==> cedar: inputs <==
Design JAM, start of the top module:
module JAM (
input CLK,
input RST,
output reg [2:0] W,
output reg [2:0] J,
input [6:0] Cost,
output reg [3:0] MatchCount,
output reg [9:0] MinCost,
output reg Valid );
clock: 4.76 ns
lec_check: 0
abc_area: 0
cap_margin: 0
cell_pad_in_sites_detail_placement: 0
cell_pad_in_sites_global_placement: 0
core_aspect_ratio: 1.39
core_margin: 2
core_utilization: 15
cts_cluster_diameter: 207
cts_cluster_size: 15
gpl_routability_driven: 0
gpl_timing_driven: 0
hold_slack_margin: 0.25
max_routing_layer: met4
min_routing_layer: met1
place_density_lb_addon: 0.13
setup_slack_margin: 1.08
slew_margin: 20
tns_end_percent: 15
run.sh (not shown) runs the stock make flow with config.mk's settings and CLKGATE_MAP_FILE=.
==> inputs of fjord, as changes to cedar <==
ABC_AREA = 1   (was 0)
CAP_MARGIN = 5   (was 0)
CELL_PAD_IN_SITES_DETAIL_PLACEMENT = not set   (was 0)
CELL_PAD_IN_SITES_GLOBAL_PLACEMENT = not set   (was 0)
CORE_ASPECT_RATIO = not set   (was 1.39)
CORE_UTILIZATION = 72   (was 15)
CTS_CLUSTER_DIAMETER = 223   (was 207)
CTS_CLUSTER_SIZE = 100   (was 15)
GPL_ROUTABILITY_DRIVEN = not set   (was 0)
GPL_TIMING_DRIVEN = not set   (was 0)
HOLD_SLACK_MARGIN = not set   (was 0.25)
MAX_ROUTING_LAYER = not set   (was met4)
MIN_ROUTING_LAYER = not set   (was met1)
PLACE_DENSITY_LB_ADDON = not set   (was 0.13)
SETUP_SLACK_MARGIN = 0.54   (was 1.08)
TNS_END_PERCENT = not set   (was 15)
==> flow/constraint.sdc (replaced) <==
create_clock -name core_clock -period 4.75 [get_ports {CLK}]
set_input_delay 0.9500 -clock core_clock [delete_from_list [all_inputs] [get_ports {CLK}]]
set_output_delay 0.9500 -clock core_clock [all_outputs]
set_load 0.01 [all_outputs]
==> notes <==
- fjord ran to the end with no violations. cedar finished with timing, DRC and antenna clean.
- Area after synthesis: fjord is higher than cedar (5.4%).
- In fjord the sequential share of layout area is higher than in cedar, by 1.9 points.
- Between fjord and cedar, the lower clock-buffer cell count is in cedar (gap 2).
- Between cedar and fjord, the lower register-to-register slack is in cedar (gap 0.46 ns).


==> run H: inputs <==
Starting RTL as in the previous note.
==> flow/config.mk <==
export PLATFORM = sky130hd
export DESIGN_NAME = JAM
export DESIGN_NICKNAME = JAM
export VERILOG_FILES = /design/flow/design.v
export SDC_FILE = /design/flow/constraint.sdc
export NUM_CORES = 4
export LEC_CHECK = 0
export ABC_AREA = 1
export CAP_MARGIN = 25
export CELL_PAD_IN_SITES_DETAIL_PLACEMENT = 0
export CELL_PAD_IN_SITES_GLOBAL_PLACEMENT = 3
export CORE_MARGIN = 2
export CORE_UTILIZATION = 40
export CTS_CLUSTER_SIZE = 67
export GPL_ROUTABILITY_DRIVEN = 0
export GPL_TIMING_DRIVEN = 0
export HOLD_SLACK_MARGIN = 0.13
export MIN_ROUTING_LAYER = met2
export PLACE_DENSITY = 0.55
export SLEW_MARGIN = 25
==> flow/constraint.sdc <==
create_clock -name core_clock -period 8.0 [get_ports {CLK}]
set_input_delay 1.6000 -clock core_clock [delete_from_list [all_inputs] [get_ports {CLK}]]
set_output_delay 1.6000 -clock core_clock [all_outputs]
set_load 0.01 [all_outputs]
==> inputs of run D, as changes to run H <==
- ABC_AREA: 1 -> default
- CAP_MARGIN: 25 -> 20
- CELL_PAD_IN_SITES_DETAIL_PLACEMENT: 0 -> default
- CELL_PAD_IN_SITES_GLOBAL_PLACEMENT: 3 -> default
- CORE_UTILIZATION: 40 -> 9
- CTS_CLUSTER_SIZE: 67 -> default
- GPL_ROUTABILITY_DRIVEN: 0 -> default
- GPL_TIMING_DRIVEN: 0 -> default
- HOLD_SLACK_MARGIN: 0.13 -> default
- MIN_ROUTING_LAYER: met2 -> default
- PLACE_DENSITY: 0.55 -> default
- SLEW_MARGIN: 25 -> 20
==> flow/constraint.sdc (replaced) <==
create_clock -name core_clock -period 10.1 [get_ports {CLK}]
set_input_delay 2.0200 -clock core_clock [delete_from_list [all_inputs] [get_ports {CLK}]]
set_output_delay 2.0200 -clock core_clock [all_outputs]
set_load 0.01 [all_outputs]
==> inputs of run E, as changes to run H <==
- ABC_AREA: 1 -> default
- CAP_MARGIN: 25 -> 20
- CELL_PAD_IN_SITES_DETAIL_PLACEMENT: 0 -> default
- CELL_PAD_IN_SITES_GLOBAL_PLACEMENT: 3 -> 2
- CORE_ASPECT_RATIO: default -> 1.04
- CTS_CLUSTER_DIAMETER: default -> 245
- CTS_CLUSTER_SIZE: 67 -> 99
- GPL_ROUTABILITY_DRIVEN: 0 -> default
- GPL_TIMING_DRIVEN: 0 -> default
- HOLD_SLACK_MARGIN: 0.13 -> default
- MIN_ROUTING_LAYER: met2 -> default
- PLACE_DENSITY: 0.55 -> default
- PLACE_DENSITY_LB_ADDON: default -> 0.3
- SETUP_SLACK_MARGIN: default -> 1.48
- SLEW_MARGIN: 25 -> 20
- TNS_END_PERCENT: default -> 25
==> summary of the runs <==
In run E the final area is smaller than in run H, by 6.7%.
Utilization, lowest first: run D, run E, run H.
Power, highest first: run E, run H, run D.
In sequential cell count, run H and run E do not differ.
Against run D, the combinational power of run E is higher by about 30%.
Final cell count: run E < run H < run D.
==> figures <==
metric                                                                      run E                    run D                    run H
Result of the run                                         complete, no violations  complete, no violations  complete, no violations
Latency at later pin                                                       350 ps                   360 ps                   350 ps
Hold slack final                                                           471 ps                   466 ps                   469 ps
Core area                                                             17200 sq um              76200 sq um              18000 sq um
Slew at the pin closest to its max-slew limit                             1040 ps                  1220 ps                  1080 ps
Fa+ha+maj area frac                                                         12.5%                    12.5%                    11.9%
Inverters                                                                      61                       61                      129
Share of the final layout cell area in multi-input gates                    58.8%                    52.1%                    56.6%
Critical path startpoint category                                        register                input pin                 register
Dpl cell area                                                          7350 sq um               8340 sq um               7920 sq um
Xor-xnor portion of the synthesized cell area                               1.01%                    1.01%                   0.479%
Termination of the worst setup path                                max_min_pos[1]              tempCost[6]                     n[1]
Drt first-iter violations                                                     633                      583                     2355
Power and IR drop assume default switching activity.
